==> v28: inputs <==
## my_chip
module my_chip (
    input logic [11:0] io_in,  
    output logic [11:0] io_out,  
    input logic clock,
    input logic reset  
);
make LEC_CHECK=0 ABC_AREA=1 CAP_MARGIN=35 CELL_PAD_IN_SITES_DETAIL_PLACEMENT=2 CELL_PAD_IN_SITES_GLOBAL_PLACEMENT=2 CORE_ASPECT_RATIO=0.51 CORE_MARGIN=4 CORE_UTILIZATION=17 CTS_CLUSTER_SIZE=36 GPL_TIMING_DRIVEN=0 HOLD_SLACK_MARGIN=0.02 MAX_ROUTING_LAYER=met5 MIN_ROUTING_LAYER=met2 PLACE_DENSITY_LB_ADDON=0.22 SETUP_SLACK_MARGIN=-0.58 SLEW_MARGIN=5 TNS_END_PERCENT=45 finish   # period 10.0 ns
run.sh (not shown) runs the stock make flow with config.mk's settings and CLKGATE_MAP_FILE=.
==> inputs of v31, as changes to v28 <==
CAP_MARGIN = 20   (was 35)
CELL_PAD_IN_SITES_DETAIL_PLACEMENT = unset   (was 2)
CELL_PAD_IN_SITES_GLOBAL_PLACEMENT = unset   (was 2)
CORE_ASPECT_RATIO = unset   (was 0.51)
CORE_MARGIN = 2   (was 4)
CORE_UTILIZATION = 72   (was 17)
CTS_CLUSTER_SIZE = unset   (was 36)
GPL_TIMING_DRIVEN = unset   (was 0)
HOLD_SLACK_MARGIN = unset   (was 0.02)
MAX_ROUTING_LAYER = unset   (was met5)
MIN_ROUTING_LAYER = unset   (was met2)
PLACE_DENSITY = 0.37   (was unset)
PLACE_DENSITY_LB_ADDON = unset   (was 0.22)
SETUP_SLACK_MARGIN = unset   (was -0.58)
SLEW_MARGIN = 20   (was 5)
TNS_END_PERCENT = unset   (was 45)
==> flow/constraint.sdc (replaced) <==
create_clock -name core_clock -period 2.59 [get_ports {clock}]
set_input_delay 0.5180 -clock core_clock [delete_from_list [all_inputs] [get_ports {clock}]]
set_output_delay 0.5180 -clock core_clock [all_outputs]
set_load 0.01 [all_outputs]
==> inputs of v2, as changes to v28 <==
ABC_AREA = unset   (was 1)
CAP_MARGIN = 20   (was 35)
CELL_PAD_IN_SITES_DETAIL_PLACEMENT = unset   (was 2)
CELL_PAD_IN_SITES_GLOBAL_PLACEMENT = unset   (was 2)
CORE_ASPECT_RATIO = unset   (was 0.51)
CORE_MARGIN = 2   (was 4)
CORE_UTILIZATION = 40   (was 17)
CTS_CLUSTER_SIZE = unset   (was 36)
GPL_TIMING_DRIVEN = unset   (was 0)
HOLD_SLACK_MARGIN = unset   (was 0.02)
MAX_ROUTING_LAYER = unset   (was met5)
MIN_ROUTING_LAYER = unset   (was met2)
PLACE_DENSITY_LB_ADDON = unset   (was 0.22)
SETUP_SLACK_MARGIN = unset   (was -0.58)
SLEW_MARGIN = 20   (was 5)
TNS_END_PERCENT = unset   (was 45)
==> flow/constraint.sdc (replaced) <==
create_clock -name core_clock -period 7.26 [get_ports {clock}]
set_input_delay 1.4520 -clock core_clock [delete_from_list [all_inputs] [get_ports {clock}]]
set_output_delay 1.4520 -clock core_clock [all_outputs]
set_load 0.01 [all_outputs]
==> ds_physical_params.txt <==
Characteristics after synthesis and place and route

Parameter                              Value

Status
  Run status    finished with violations
  Violated checks    setup timing

CTS
  Post-CTS Setup Bufs    3

Final timing
  Final Worst Setup Slack    -915 ps
  Setup violation total in the final timing report    9
That was v31.
==> ds_physical_params.txt <==
Characteristics after synthesis and place and route

Parameter                              Value

Status
  Run status    complete, no violations

Final timing
  Setup violation total in the final timing report    0
  Final Worst Setup Slack    2660 ps

CTS
  Post-CTS Setup Bufs    0

Pwr
  Biggest power consumer among the groups    the clock network

Synth
  Synthesized registers    153

Cells and area
  Clock buf count    17
That was v2.
==> ds_physical_params.txt <==
Characteristics after synthesis and place and route

Parameter                              Value

Final timing
  Setup violation total in the final timing report    0
  Final Worst Setup Slack    5490 ps

Status
  Run status    complete, no violations

Pwr
  Cell-internal power    0.983 mW

CTS
  Post-CTS Setup Bufs    0
That was v28.

* * *

==> 05-15 <==
Starting RTL as in the previous note.
clock: 3.13 ns
lec_check: 0
abc_area: 1
cap_margin: 20
core_margin: 2
core_utilization: 72
cts_cluster_diameter: 29
place_density_lb_addon: 0.19
setup_slack_margin: 0.49
slew_margin: 20
==> inputs of 03-09, as changes to 05-15 <==
Settings changed: ABC_AREA 1 to default, CTS_CLUSTER_DIAMETER 29 to default, PLACE_DENSITY_LB_ADDON 0.19 to default, SETUP_SLACK_MARGIN 0.49 to default.
==> flow/constraint.sdc (replaced) <==
create_clock -name core_clock -period 4.25 [get_ports {clock}]
set_input_delay 0.8500 -clock core_clock [delete_from_list [all_inputs] [get_ports {clock}]]
set_output_delay 0.8500 -clock core_clock [all_outputs]
set_load 0.01 [all_outputs]
==> results.sh <==
# yosys + openroad results
export IMPL_r2r_setup_slack_ps=270
export IMPL_yosys_stat_seqShare_pct=39.8
export IMPL_nClkBuffers=21
export IMPL_seq_share_pct=36.7
export IMPL_synth_xor_area_share_pct=6.25
export IMPL_num_rows=42
export IMPL_worst_slack_ps=274
export IMPL_cts_resized_gates=0
export IMPL_status="timing/DRC/antenna clean"
export IMPL_chipArea_sq_um=14200
export IMPL_p_int_uw=2320
export IMPL_synthMuxAreaShare_pct=0.643
export IMPL_syn_area_sq_um=9530
[end of results for 03-09]
==> results.sh <==
# yosys + openroad results
export IMPL_status="finished with violations"
export IMPL_failed_checks="negative setup slack"
export IMPL_cts_resized_gates=11
export IMPL_synth_xor_area_share_pct=4.79
export IMPL_seq_share_pct=33.1
export IMPL_nClkBuffers=19
export IMPL_drtPass1Iterations=9
export IMPL_syn_area_sq_um=10200
export IMPL_worst_slack_ps=-466
export IMPL_chipArea_sq_um=15200
export IMPL_r2r_setup_slack_ps=-470
export IMPL_setup_violations=7
export IMPL_yosys_stat_seqShare_pct=37.0
export IMPL_p_int_uw=3070
[end of results for 05-15]

* * *

==> inputs of build 50 <==
Starting RTL as in the previous note.
==> flow/config.mk <==
export PLATFORM = sky130hd
export DESIGN_NAME = my_chip
export DESIGN_NICKNAME = my_chip
export VERILOG_FILES = /design/flow/design.v
export SDC_FILE = /design/flow/constraint.sdc
export NUM_CORES = 4
export LEC_CHECK = 0
export ABC_AREA = 1
export CAP_MARGIN = 20
export CORE_ASPECT_RATIO = 1.39
export CORE_MARGIN = 2
export CORE_UTILIZATION = 72
export CTS_CLUSTER_DIAMETER = 346
export CTS_CLUSTER_SIZE = 96
export SLEW_MARGIN = 20
==> flow/constraint.sdc <==
create_clock -name core_clock -period 6.91 [get_ports {clock}]
set_input_delay 1.3820 -clock core_clock [delete_from_list [all_inputs] [get_ports {clock}]]
set_output_delay 1.3820 -clock core_clock [all_outputs]
set_load 0.01 [all_outputs]
==> inputs of build 3, as changes to build 50 <==
- ABC_AREA: 1 -> not set
- CORE_ASPECT_RATIO: 1.39 -> not set
- CORE_UTILIZATION: 72 -> 40
- CTS_CLUSTER_DIAMETER: 346 -> not set
- CTS_CLUSTER_SIZE: 96 -> 13
- MAX_ROUTING_LAYER: not set -> met4
==> flow/constraint.sdc (replaced) <==
create_clock -name core_clock -period 10.0 [get_ports {clock}]
set_input_delay 2.0000 -clock core_clock [delete_from_list [all_inputs] [get_ports {clock}]]
set_output_delay 2.0000 -clock core_clock [all_outputs]
set_load 0.01 [all_outputs]
==> inputs of trial 23, as changes to build 50 <==
- CORE_ASPECT_RATIO: 1.39 -> not set
- CTS_CLUSTER_DIAMETER: 346 -> not set
- CTS_CLUSTER_SIZE: 96 -> 72
- PLACE_DENSITY_LB_ADDON: not set -> 0.28
- SLEW_MARGIN: 20 -> 0
==> flow/constraint.sdc (replaced) <==
create_clock -name core_clock -period 3.13 [get_ports {clock}]
set_input_delay 0.6260 -clock core_clock [delete_from_list [all_inputs] [get_ports {clock}]]
set_output_delay 0.6260 -clock core_clock [all_outputs]
set_load 0.01 [all_outputs]
==> inputs of build 16, as changes to build 50 <==
- ABC_AREA: 1 -> not set
- CORE_ASPECT_RATIO: 1.39 -> not set
- CORE_UTILIZATION: 72 -> 40
- CTS_CLUSTER_DIAMETER: 346 -> not set
- CTS_CLUSTER_SIZE: 96 -> not set
==> flow/constraint.sdc (replaced) <==
create_clock -name core_clock -period 4.42 [get_ports {clock}]
set_input_delay 0.8840 -clock core_clock [delete_from_list [all_inputs] [get_ports {clock}]]
set_output_delay 0.8840 -clock core_clock [all_outputs]
set_load 0.01 [all_outputs]
==> results <==
Run status: build 3 finished clean; build 16 finished clean; build 50 finished clean; trial 23 finished with violations
Layout check failures: build 3 -; build 16 -; build 50 -; trial 23 negative setup slack
Crit path from: build 3 chipInterface_inst.inst_OTP_generator.lfsr[1]$_DFFE_PP0P_; build 16 chipInterface_inst.inst_OTP_generator.lfsr[3]$_DFFE_PP1P_; build 50 chipInterface_inst.inst_OTP_generator.lfsr[2]$_DFFE_PP1P_; trial 23 chipInterface_inst.inst_OTP_generator.lfsr[2]$_DFFE_PP1P_
Number of logic inverters in the finished layout: build 3 57; build 16 57; build 50 195; trial 23 195
Main power group: build 3 clock; build 16 registers; build 50 clock; trial 23 registers
Flop share of the area: build 3 0.361; build 16 0.361; build 50 0.342; trial 23 0.333
Net Sw Frac: build 3 0.219; build 16 0.223; build 50 0.229; trial 23 0.239
DIE WIDTH: build 3 158 um; build 16 158 um; build 50 105 um; trial 23 123 um
Top cell type's share of synthesized area: build 3 0.349; build 16 0.349; build 50 0.325; trial 23 0.325
Largest net degree at the start of global routing: build 3 77; build 16 144; build 50 101; trial 23 68
Vias in the first global route: build 3 6,679; build 16 6,842; build 50 8,986; trial 23 9,010
Total vias in the final route: build 3 7,324; build 16 7,357; build 50 9,196; trial 23 9,456
Clock buf/inv share: build 3 0.0590; build 16 0.0533; build 50 0.0551; trial 23 0.0478
Syn Std Cell Area: build 3 9530 um2; build 16 9530 um2; build 50 10,200 um2; trial 23 10,200 um2
Overall chip area: build 3 25,100 um2; build 16 25,100 um2; build 50 15,200 um2; trial 23 15,200 um2
Half-perimeter wire length of the detailed placement result: build 3 13.8 mm; build 16 14.2 mm; build 50 19.0 mm; trial 23 19.1 mm
Comb/total area: build 3 0.505; build 16 0.505; build 50 0.502; trial 23 0.499
Share of the core filled with cells in the final layout: build 3 0.448; build 16 0.448; build 50 0.794; trial 23 0.820
Transition at the pin with the smallest max-transition slack: build 3 959 ps; build 16 904 ps; build 50 953 ps; trial 23 790 ps
Routability congestion estimate from global placement: build 3 0.857; build 16 0.830; build 50 1.03; trial 23 0.989
Global-route wire length before repair: build 3 34.0 mm; build 16 35.1 mm; build 50 42.3 mm; trial 23 43.0 mm
DR vias/cell: build 3 5.41; build 16 5.41; build 50 5.93; trial 23 6.00
Achievable frequency: build 3 0.229 GHz; build 16 0.253 GHz; build 50 0.251 GHz; trial 23 0.280 GHz
Arrival time at the worst endpoint: build 3 4660 ps; build 16 4250 ps; build 50 4320 ps; trial 23 3850 ps
Worst Slack Setup Final: build 3 5640 ps; build 16 464 ps; build 50 2920 ps; trial 23 -435 ps

* * *

==> inputs of v23 <==
==> flow/design.v <==
module ChipInterface #(parameter FRE = 25000000, parameter DEBOUNCE = FRE / 100) (
    input logic clock,
    input logic confirm,
    input logic clear,
    input logic algorithm_select_mode,
    input reset,
    input logic enter0, enter1,
    output logic [5:0] led
  );
  logic confirm_sync, clear_sync, enter0_sync, enter1_sync, algorithm_select_mode_sync;
  logic enter0_valid_press, enter1_valid_press, clear_valid_press, confirm_valid_press, algorithm_select_mode_valid_press;
  logic [11:0] password_current, password_next;
  logic [11:0] password_ref;
  logic [5:0] OTP;
  logic change_current, change_next;
  logic [31:0] cnt_current, cnt_next;
  logic [1:0] wrong_password_time_current, wrong_password_time_next;
  logic algorithm_selet_current, algorithm_selet_next;
  logic [2:0] algorithm_mode_current, algorithm_mode_next;
  password_generator password_generator_inst(
    .clock(clock),
    .reset(reset),  
    .algorithm_select(algorithm_mode_current),
    .OTP(OTP), 
    .password(password_ref));
  FF2_Synchronizer confirm_sync_ (
    .clock(clock),
    .button(confirm),
    .sync_button(confirm_sync)
  );
  FF2_Synchronizer clear_sync_ (
    .clock(clock),
    .button(clear),
    .sync_button(clear_sync)
  );
  FF2_Synchronizer enter0_sync_ (
    .clock(clock),
    .button(enter0),
    .sync_button(enter0_sync)
  );
  FF2_Synchronizer enter1_sync_ (
    .clock(clock),
    .button(enter1),
    .sync_button(enter1_sync)
  );
  FF2_Synchronizer algorithm_select_mode_sync_ (
    .clock(clock),
    .button(algorithm_select_mode),
    .sync_button(algorithm_select_mode_sync)
  );
  button_handler #(.COUNT_MAX(DEBOUNCE)) confirm_valid(.clock(clock), .reset(reset), .btn(confirm_sync), .valid_press(confirm_valid_press));
  button_handler #(.COUNT_MAX(DEBOUNCE)) clear_valid(.clock(clock), .reset(reset), .btn(clear_sync), .valid_press(clear_valid_press));
  button_handler #(.COUNT_MAX(DEBOUNCE)) enter0_valid(.clock(clock), .reset(reset), .btn(enter0_sync), .valid_press(enter0_valid_press));
  button_handler #(.COUNT_MAX(DEBOUNCE)) enter1_valid(.clock(clock), .reset(reset), .btn(enter1_sync), .valid_press(enter1_valid_press));
  button_handler #(.COUNT_MAX(DEBOUNCE)) algorithm_select_mode_valid(.clock(clock), .reset(reset), .btn(algorithm_select_mode_sync), .valid_press(algorithm_select_mode_valid_press));
  OTP_generator inst_OTP_generator(.clock(clock), .reset(reset), .change(change_current), .OTP(OTP));
  typedef enum logic [2:0] {IDLE = 3'b000, 
                            TIMEOUT = 3'b001, 
                            INPUT = 3'b010, 
                            VERIFY = 3'b011, 
                            PASS = 3'b100, 
                            FAIL = 3'b101, 
                            LOCK = 3'b110,
                            ALGO_SELECT = 3'b111} state_t;
  state_t current_state, next_state;
  always_ff @(posedge clock or posedge reset) begin 
    if(reset) begin
      current_state <= IDLE;
      password_current <= 0;
      change_current <= 0;
      wrong_password_time_current <= 0;
      algorithm_selet_current <= 0;
      algorithm_mode_current <= 0;
      cnt_current <= 0;
    end
    else begin
      current_state <= next_state;
      password_current <= password_next;
      change_current <= change_next;
      wrong_password_time_current <= wrong_password_time_next;
      algorithm_selet_current <= algorithm_selet_next;
      algorithm_mode_current <= algorithm_mode_next;
      cnt_current <= cnt_next;
    end
  end
  always_comb begin
    case(current_state)
      IDLE: begin
        wrong_password_time_next = wrong_password_time_current;
        algorithm_mode_next = algorithm_mode_current;
        if(cnt_current == 60 * FRE -1) begin
          next_state = TIMEOUT;
          password_next = 0;
          change_next = 1;
          algorithm_selet_next = 0;
          cnt_next = 0;
        end
        else if(algorithm_select_mode_valid_press) begin
            algorithm_selet_next = 1;
            next_state = INPUT;
            change_next = 0;
            password_next = 0;
            cnt_next = 0;
        end
        else if(enter0_valid_press)begin
           cnt_next = 0;
           next_state = INPUT;
           password_next = {password_current[10:0],1'b0};
           change_next = 0;
           algorithm_selet_next = 0;
        end 
        else if(enter1_valid_press)begin
           cnt_next = 0;
           next_state = INPUT;
           password_next = {password_current[10:0],1'b1};
           change_next = 0;
           algorithm_selet_next = 0;
        end 
        else begin
          cnt_next = cnt_current + 1;
          next_state = IDLE;
          password_next = 0;
          change_next = 0;
          algorithm_selet_next = 0;
        end
      end
      TIMEOUT: begin
        next_state = IDLE;
        wrong_password_time_next = wrong_password_time_current;
        cnt_next = cnt_current + 1;
        password_next = 0;
        change_next = 0;
        algorithm_selet_next = 0;
        algorithm_mode_next = algorithm_mode_current;
      end
      INPUT:begin
        wrong_password_time_next = wrong_password_time_current;
        cnt_next = 0;
        change_next = 0;
        algorithm_selet_next = algorithm_selet_current;
        algorithm_mode_next = algorithm_mode_current;
        if(confirm_valid_press) begin
           next_state = VERIFY;
           password_next = password_current;
        end
        else if(clear_valid_press) begin
           next_state = INPUT;
           password_next = 0;
        end
        else if(enter0_valid_press) begin
           next_state = INPUT;
           password_next = {password_current[10:0],1'b0};
        end 
        else if(enter1_valid_press)begin
           next_state = INPUT;
           password_next = {password_current[10:0],1'b1};
        end
        else begin
          next_state = INPUT;
          password_next = password_current;
        end
      end
      VERIFY: begin
        cnt_next = 0;
        password_next = 0;
        change_next = 0;
        algorithm_selet_next = algorithm_selet_current;
        algorithm_mode_next = algorithm_mode_current;
        if(password_current == password_ref) begin
            next_state = PASS;
            wrong_password_time_next = wrong_password_time_current;
        end
        else begin
            next_state = FAIL;
            wrong_password_time_next = wrong_password_time_current + 1;
        end
      end
      PASS: begin
        wrong_password_time_next = wrong_password_time_current;
        password_next = 0;
        algorithm_selet_next = algorithm_selet_current;
        algorithm_mode_next = algorithm_mode_current;
        if(cnt_current == 6 * FRE) begin
          if(algorithm_selet_current == 1) begin
              next_state = ALGO_SELECT;
              change_next = 0;
          end
          else begin
              next_state = IDLE;
              change_next = 1;
          end
          cnt_next = 0;
        end 
        else begin
          cnt_next = cnt_current + 1;
          next_state = PASS;
          change_next = 0;
        end
      end
      ALGO_SELECT : begin
        password_next = 0;
        cnt_next = 0;
        algorithm_selet_next = 0;
        wrong_password_time_next = wrong_password_time_current;
        if(confirm_valid_press) begin
           next_state = IDLE;
           algorithm_mode_next = algorithm_mode_current;
           change_next = 1;
        end
        else if(clear_valid_press) begin
           next_state = ALGO_SELECT;
           algorithm_mode_next = 0;
           change_next = 0;
        end
        else if(enter0_valid_press) begin
           next_state = ALGO_SELECT;
           algorithm_mode_next = {algorithm_mode_current[1:0],1'b0};
           change_next = 0;
        end 
        else if(enter1_valid_press)begin
           next_state = ALGO_SELECT;
           algorithm_mode_next = {algorithm_mode_current[1:0],1'b1};
           change_next = 0;
        end
        else begin
           next_state = ALGO_SELECT;
           algorithm_mode_next = algorithm_mode_current;
           change_next = 0;
        end
      end
      FAIL: begin
        algorithm_mode_next = algorithm_mode_current;
        wrong_password_time_next = wrong_password_time_current;
        password_next = 0;
        algorithm_selet_next = 0;
        if(cnt_current == 6 * FRE) begin
          change_next = 1;
          cnt_next = 0;
          next_state = LOCK;
        end 
        else begin
          cnt_next = cnt_current + 1;
          next_state = FAIL;
          change_next = 0;
        end
      end
      LOCK: begin
         algorithm_mode_next = algorithm_mode_current;
         cnt_next = cnt_current + 1;
         wrong_password_time_next = wrong_password_time_current;
         password_next = 0;
         algorithm_selet_next = 0;
         if(wrong_password_time_current == 1) begin
            if(cnt_current == 15 * FRE) begin
              next_state = IDLE;
              change_next = 1;
              cnt_next = 0;
            end
            else begin
              next_state = LOCK;
              change_next = 0;
            end
         end
         else if (wrong_password_time_current == 2) begin
            if(cnt_current == 30 * FRE) begin
              next_state = IDLE;
              change_next = 1;
              cnt_next = 0;
            end
            else begin
               next_state = LOCK;
              change_next = 0;
            end 
         end
         else begin
            if(cnt_current == 60 * FRE) begin
                 next_state = IDLE;
                 change_next = 1;
                 cnt_next = 0;
            end
            else begin
              next_state = LOCK;
              change_next = 0;
            end
         end
      end
    endcase
  end
  always_ff @(posedge clock or posedge reset) begin
    if(reset) led <= 6'b0;
    else if(current_state == PASS) led <= 6'b111111;
    else if(current_state == ALGO_SELECT) begin
        led <= {4'b0, algorithm_mode_current};
    end
    else if(current_state == FAIL) begin
    if ((cnt_current >= FRE*1 && cnt_current < FRE*2) || 
        (cnt_current >= FRE*3 && cnt_current < FRE*4) || 
        (cnt_current >= FRE*5 && cnt_current < FRE*6))
        led <= 6'b0; 
    else
        led <= 6'b111111; 
    end
    else if(current_state == LOCK) led <= 6'b101010;
    else led <= OTP;
  end
endmodule
module password_generator(
    input logic clock,
    input logic reset,  
    input logic [2:0] algorithm_select,
    input logic [5:0] OTP,
    output logic [11:0] password
);
  always_ff @(posedge clock or posedge reset) begin
      if(reset) begin
          password <= 0;
      end
      else begin
        case(algorithm_select)
            3'd0: password <= OTP * 2 + 1;                    
            3'd1: password <= (OTP << 2) ^ 12'hA3; 
            3'd2: password <= (OTP * 3) + (OTP >> 1);         
            3'd3: password <= ~(OTP * 5) & 12'hFFF;           
            3'd4: password <= (OTP * OTP) % 4096;             
            3'd5: password <= ((OTP << 3) - OTP) ^ 12'h3C3;   
            3'd6: password <= {OTP[2:0], OTP[5:3]} + 12'h55A; 
            3'd7: password <= (OTP * 9) & 12'hFFF;            
        endcase
      end
  end
endmodule
module OTP_generator(
    input logic clock,
    input logic change,
    input reset,
    output logic [5:0] OTP 
);
    logic [5:0] lfsr;
    always_ff @(posedge clock or posedge reset) begin
        if (reset)
            lfsr <= 6'b101101;  
        else if (change)
            lfsr <= {lfsr[4:0], lfsr[5] ^ lfsr[3]};
    end
    assign OTP = lfsr;
endmodule
module button_handler (
    input  logic clock,        
    input  logic reset,
    input  logic btn,         
    output logic valid_press  
);
    parameter COUNT_MAX = 250_000;
    logic btn_pre;
    logic [$clog2(COUNT_MAX):0] count;
    logic armed;
    always_ff @(posedge clock or posedge reset) begin
        if (reset)
            btn_pre <= 0;
        else
            btn_pre <= btn;
    end
    always_ff @(posedge clock or posedge reset) begin
        if (reset) begin
            count <= 0;
            valid_press <= 0;
            armed <= 1;
        end else begin
            valid_press <= 0;  
            if (btn && btn_pre) begin  
                if (armed) begin
                    if (count < COUNT_MAX - 1) begin
                        count <= count + 1;
                    end else begin
                        valid_press <= 1;  
                        armed <= 0;        
                        count <= 0;
                    end
                end
            end else begin
                count <= 0;
                if (!btn) 
                    armed <= 1; 
            end
        end
    end
endmodule
module FF2_Synchronizer(
  input logic clock,
  input logic button,
  output logic sync_button
);
  logic [1:0] button_dff;
  always_ff @(posedge clock) begin
    button_dff[0] <= button;
    button_dff[1] <= button_dff[0];
  end
  assign sync_button = button_dff[1];
endmodule
`default_nettype none
module my_chip (
    input logic [11:0] io_in,  
    output logic [11:0] io_out,  
    input logic clock,
    input logic reset  
);
    ChipInterface #(.FRE(25000)) chipInterface_inst(
        .clock(clock),
        .confirm(io_in[0]),
        .clear(io_in[1]),
        .algorithm_select_mode(io_in[2]),
        .reset(reset),
        .enter0(io_in[3]), 
        .enter1(io_in[4]),
        .led(io_out[5:0])
    );
    assign io_out[11:6] = 6'b0;
endmodule
==> flow/run.sh <==
#!/bin/bash
# the make line also repeats each setting of config.mk as NAME=value (left out here)
make -C /OpenROAD-flow-scripts/flow DESIGN_CONFIG=/design/flow/config.mk WORK_HOME=/design/flow/orfs CLKGATE_MAP_FILE= finish
==> flow/config.mk <==
export PLATFORM = sky130hd
export DESIGN_NAME = my_chip
export DESIGN_NICKNAME = my_chip
export VERILOG_FILES = /design/flow/design.v
export SDC_FILE = /design/flow/constraint.sdc
export NUM_CORES = 4
export LEC_CHECK = 0
export ABC_AREA = 0
export CAP_MARGIN = 20
export CELL_PAD_IN_SITES_DETAIL_PLACEMENT = 0
export CORE_ASPECT_RATIO = 0.91
export CORE_MARGIN = 2
export CORE_UTILIZATION = 56
export MAX_ROUTING_LAYER = met4
export PLACE_DENSITY = 0.5
export SETUP_SLACK_MARGIN = 1.28
export SLEW_MARGIN = 20
export TNS_END_PERCENT = 45
==> flow/constraint.sdc <==
create_clock -name core_clock -period 4.61 [get_ports {clock}]
set_input_delay 0.9220 -clock core_clock [delete_from_list [all_inputs] [get_ports {clock}]]
set_output_delay 0.9220 -clock core_clock [all_outputs]
set_load 0.01 [all_outputs]
==> v24: changes against v23 <==
--- a/flow/config.mk
+++ b/flow/config.mk
@@ -8,11 +8,11 @@
 export ABC_AREA = 0
 export CAP_MARGIN = 20
 export CELL_PAD_IN_SITES_DETAIL_PLACEMENT = 0
-export CORE_ASPECT_RATIO = 0.91
+export CORE_ASPECT_RATIO = 1.04
 export CORE_MARGIN = 2
-export CORE_UTILIZATION = 56
+export CORE_UTILIZATION = 58
 export MAX_ROUTING_LAYER = met4
-export PLACE_DENSITY = 0.5
+export PLACE_DENSITY_LB_ADDON = 0.03
 export SETUP_SLACK_MARGIN = 1.28
 export SLEW_MARGIN = 20
 export TNS_END_PERCENT = 45
==> flow/constraint.sdc (replaced) <==
create_clock -name core_clock -period 8.18 [get_ports {clock}]
set_input_delay 1.6360 -clock core_clock [delete_from_list [all_inputs] [get_ports {clock}]]
set_output_delay 1.6360 -clock core_clock [all_outputs]
set_load 0.01 [all_outputs]
==> v3: changes against v23 <==
==> flow/config.mk (replaced) <==
export PLATFORM = sky130hd
export DESIGN_NAME = my_chip
export DESIGN_NICKNAME = my_chip
export VERILOG_FILES = /design/flow/design.v
export SDC_FILE = /design/flow/constraint.sdc
export NUM_CORES = 4
export LEC_CHECK = 0
export ABC_AREA = 0
export CAP_MARGIN = 20
export CELL_PAD_IN_SITES_DETAIL_PLACEMENT = 0
export CORE_MARGIN = 2
export CORE_UTILIZATION = 48
export GPL_TIMING_DRIVEN = 0
export HOLD_SLACK_MARGIN = 0.18
export MAX_ROUTING_LAYER = met4
export MIN_ROUTING_LAYER = met2
export PLACE_DENSITY_LB_ADDON = 0.03
export SLEW_MARGIN = 20
export TNS_END_PERCENT = 95
==> flow/constraint.sdc (replaced) <==
create_clock -name core_clock -period 3.09 [get_ports {clock}]
set_input_delay 0.6180 -clock core_clock [delete_from_list [all_inputs] [get_ports {clock}]]
set_output_delay 0.6180 -clock core_clock [all_outputs]
set_load 0.01 [all_outputs]
==> qor summary <==
| quantity | v3 | v23 | v24 |
|---|---|---|---|
| Int Pwr | 3.30 mW | 2.19 mW | 1.29 mW |
| DR vias | 10860 | 7629 | 7340 |
| Startpoint of the most critical register-to-register path | chipInterface_inst.inst_OTP_generator.lfsr[3]$_DFFE_PP1P_ | chipInterface_inst.inst_OTP_generator.lfsr[2]$_DFFE_PP1P_ | chipInterface_inst.inst_OTP_generator.lfsr[4]$_DFFE_PP0P_ |
| Post-route cell area | 11100 um2 | 10500 um2 | 10400 um2 |
| Clkbuf count | 18 | 18 | 17 |
| Instance area at placement | 10100 um2 | 9800 um2 | 9740 um2 |
| Met2 WL | 12400 um | 9960 um | 9110 um |
| Share of total power in sequential cells | 0.466 | 0.475 | 0.461 |
| Placed cells | 1311 | 1221 | 1221 |
| Routed metal-1 wirelength | 0 um | 10500 um | 9700 um |
| Number of gates resized after CTS | 23 | 16 | 0 |
| Net total in the final layout | 1175 | 1123 | 1112 |
| Sequential cell area | 3810 um2 | 3790 um2 | 3790 um2 |
| Slowest cell on crit path | dfstp_4 | dfstp_2 | dfrtp_1 |
| Global placement routability congestion | 1.02 | 0.943 | 0.917 |
| Least setup slack across all paths after layout | -788 ps | 946 ps | 3510 ps |
| Run status | complete, but fails checks | timing/DRC/antenna clean | timing/DRC/antenna clean |
| Layout check failures | negative setup slack | - | - |
| Number of warnings in the stage logs | 58 | 62 | 55 |
| Worst-case vdd ir drop | 0.000335 V | 0.000282 V | 0.000160 V |
No activity file was given, so power comes from the tool's default toggle rates.
